==> inputs of wip/yarrow <==
Design Circle_Area_Calculator, start of the top module:
module Circle_Area_Calculator(clk, rst, radius, area);
  input wire clk, rst;
  input wire [31:0] radius;
  output reg [31:0] area;
  wire [31:0] Square_radius, Result;
  parameter Pi = 32'b01000000010010010000111111010000;
  FloatMultiplier_rounding FM0(.Multiplicand(radius), .Multiplier(radius), .Result(Square_radius));
  FloatMultiplier_rounding FM1(.Multiplicand(Square_radius), .Multiplier(Pi), .Result(Result));
  always @(posedge clk) begin
	if(rst) begin
		area[31:0] <= 1'b0;
	end else begin
		area[31:0] <= Result[31:0];
	end
  end
endmodule
clock: 15.7 ns
lec_check: 0
cap_margin: 20
core_margin: 2
core_utilization: 58
cts_cluster_size: 86
hold_slack_margin: 0.29
setup_slack_margin: 4.47
slew_margin: 20
tns_end_percent: 5
run.sh (not shown) runs the stock make flow with config.mk's settings and CLKGATE_MAP_FILE=.
==> inputs of wip/zinc, as changes to wip/yarrow <==
ABC_AREA = 1   (was unset)
CORE_UTILIZATION = 49   (was 58)
CTS_CLUSTER_DIAMETER = 59   (was unset)
CTS_CLUSTER_SIZE = 100   (was 86)
HOLD_SLACK_MARGIN = unset   (was 0.29)
SETUP_SLACK_MARGIN = unset   (was 4.47)
==> flow/constraint.sdc (replaced) <==
create_clock -name core_clock -period 30.0 [get_ports {clk}]
set_input_delay 6.0000 -clock core_clock [delete_from_list [all_inputs] [get_ports {clk}]]
set_output_delay 6.0000 -clock core_clock [all_outputs]
set_load 0.01 [all_outputs]
==> inputs of wip/ember, as changes to wip/yarrow <==
ABC_AREA = 1   (was unset)
CORE_UTILIZATION = 68   (was 58)
CTS_CLUSTER_SIZE = unset   (was 86)
HOLD_SLACK_MARGIN = unset   (was 0.29)
SETUP_SLACK_MARGIN = unset   (was 4.47)
==> flow/constraint.sdc (replaced) <==
create_clock -name core_clock -period 24.5 [get_ports {clk}]
set_input_delay 4.9000 -clock core_clock [delete_from_list [all_inputs] [get_ports {clk}]]
set_output_delay 4.9000 -clock core_clock [all_outputs]
set_load 0.01 [all_outputs]
==> summary of the runs <==
- wip/zinc produced a clean layout. wip/ember aborted during 5_1_grt, error GRT-0232. wip/yarrow completed, yet does not pass: negative setup slack.
- Of wip/zinc and wip/yarrow, wip/zinc has the higher worst hold slack (gap 3.0 ns).
- Routed wire length: wip/zinc is smaller than wip/yarrow (about 26%).
- Between wip/zinc and wip/yarrow, the lower clock-buffer cell count is in wip/zinc (gap 1).
- Between wip/yarrow and wip/zinc, the lower non-clock buffer count is in wip/zinc (gap 1603).
- Via count: wip/zinc is smaller than wip/yarrow (about 20%).
- Die size: wip/ember < wip/yarrow < wip/zinc.
- Between wip/yarrow and wip/zinc, the lower first-iteration DRC count is in wip/zinc (gap 36%, measured against wip/zinc).

* * *

==> run a: inputs <==
Circle_Area_Calculator again, from the RTL that the note above started with.
Settings: LEC_CHECK=0, ABC_AREA=1, CAP_MARGIN=5, CORE_ASPECT_RATIO=0.92, CORE_MARGIN=2, CORE_UTILIZATION=72, CTS_CLUSTER_DIAMETER=140, SETUP_SLACK_MARGIN=1.43, SLEW_MARGIN=20; clock period 16.2 ns.
==> run b (differences from run a) <==
==> flow/config.mk (replaced) <==
export PLATFORM = sky130hd
export DESIGN_NAME = Circle_Area_Calculator
export DESIGN_NICKNAME = Circle_Area_Calculator
export VERILOG_FILES = /design/flow/design.v
export SDC_FILE = /design/flow/constraint.sdc
export NUM_CORES = 4
export LEC_CHECK = 0
export CAP_MARGIN = 20
export CORE_MARGIN = 2
export CORE_UTILIZATION = 58
export SLEW_MARGIN = 20
==> flow/constraint.sdc (replaced) <==
create_clock -name core_clock -period 19.7 [get_ports {clk}]
set_input_delay 3.9400 -clock core_clock [delete_from_list [all_inputs] [get_ports {clk}]]
set_output_delay 3.9400 -clock core_clock [all_outputs]
set_load 0.01 [all_outputs]
==> comparison table <==
|  | run a | run b |
|---|---|---|
| Run status | did not finish | complete, but fails checks |
| Stage where the flow stopped | detailed placement (3_5_place_dp) | - |
| Violated checks | - | negative setup slack |
| Most used standard cell by instance count after synthesis | inv_1 | ha_1 |
| Chip area in the Yosys report | 32400 µm² | 32300 µm² |
| Core area | 44400 µm² | 55000 µm² |
| Area fraction in and, or, nand and nor cells | 20.6% | 19.2% |
| Total Die Area | 46800 µm² | 57500 µm² |
| Die Ht | 208 µm | 240 µm |
| Cell taking the most area after synthesis | ha_1 | ha_1 |
| FA/HA/MAJ Cells, Area Fraction | 30.7% | 31.0% |
| Average instance area after synthesis | 6.43 µm² | 7.51 µm² |
| Die width | 225 µm | 240 µm |
| RD Place Congestion | 0.968 | 0.936 |
| Tally of unique sky130hd cells used after synthesis | 69 | 106 |
| XOR Share, Synth | 16.1% | 16.4% |
| Number of standard cells reported by yosys | 5045 | 4297 |
| Synthesized-area fraction occupied by ao, oa, aoi and oai cells | 16.9% | 25.5% |
| Std cell rows | 74 | 86 |
| Netlist area before placement | 32400 µm² | 32300 µm² |
| Top-area cell share | 24.3% | 24.4% |
| Core utilization before placement | 73.0% | 58.7% |
| Count of mapped cells out of synthesis | 5045 | 4297 |
| Sequential area share after synthesis | 1.91% | 1.92% |
| Proportion of synthesized area in mux cells | 0% | 0.609% |
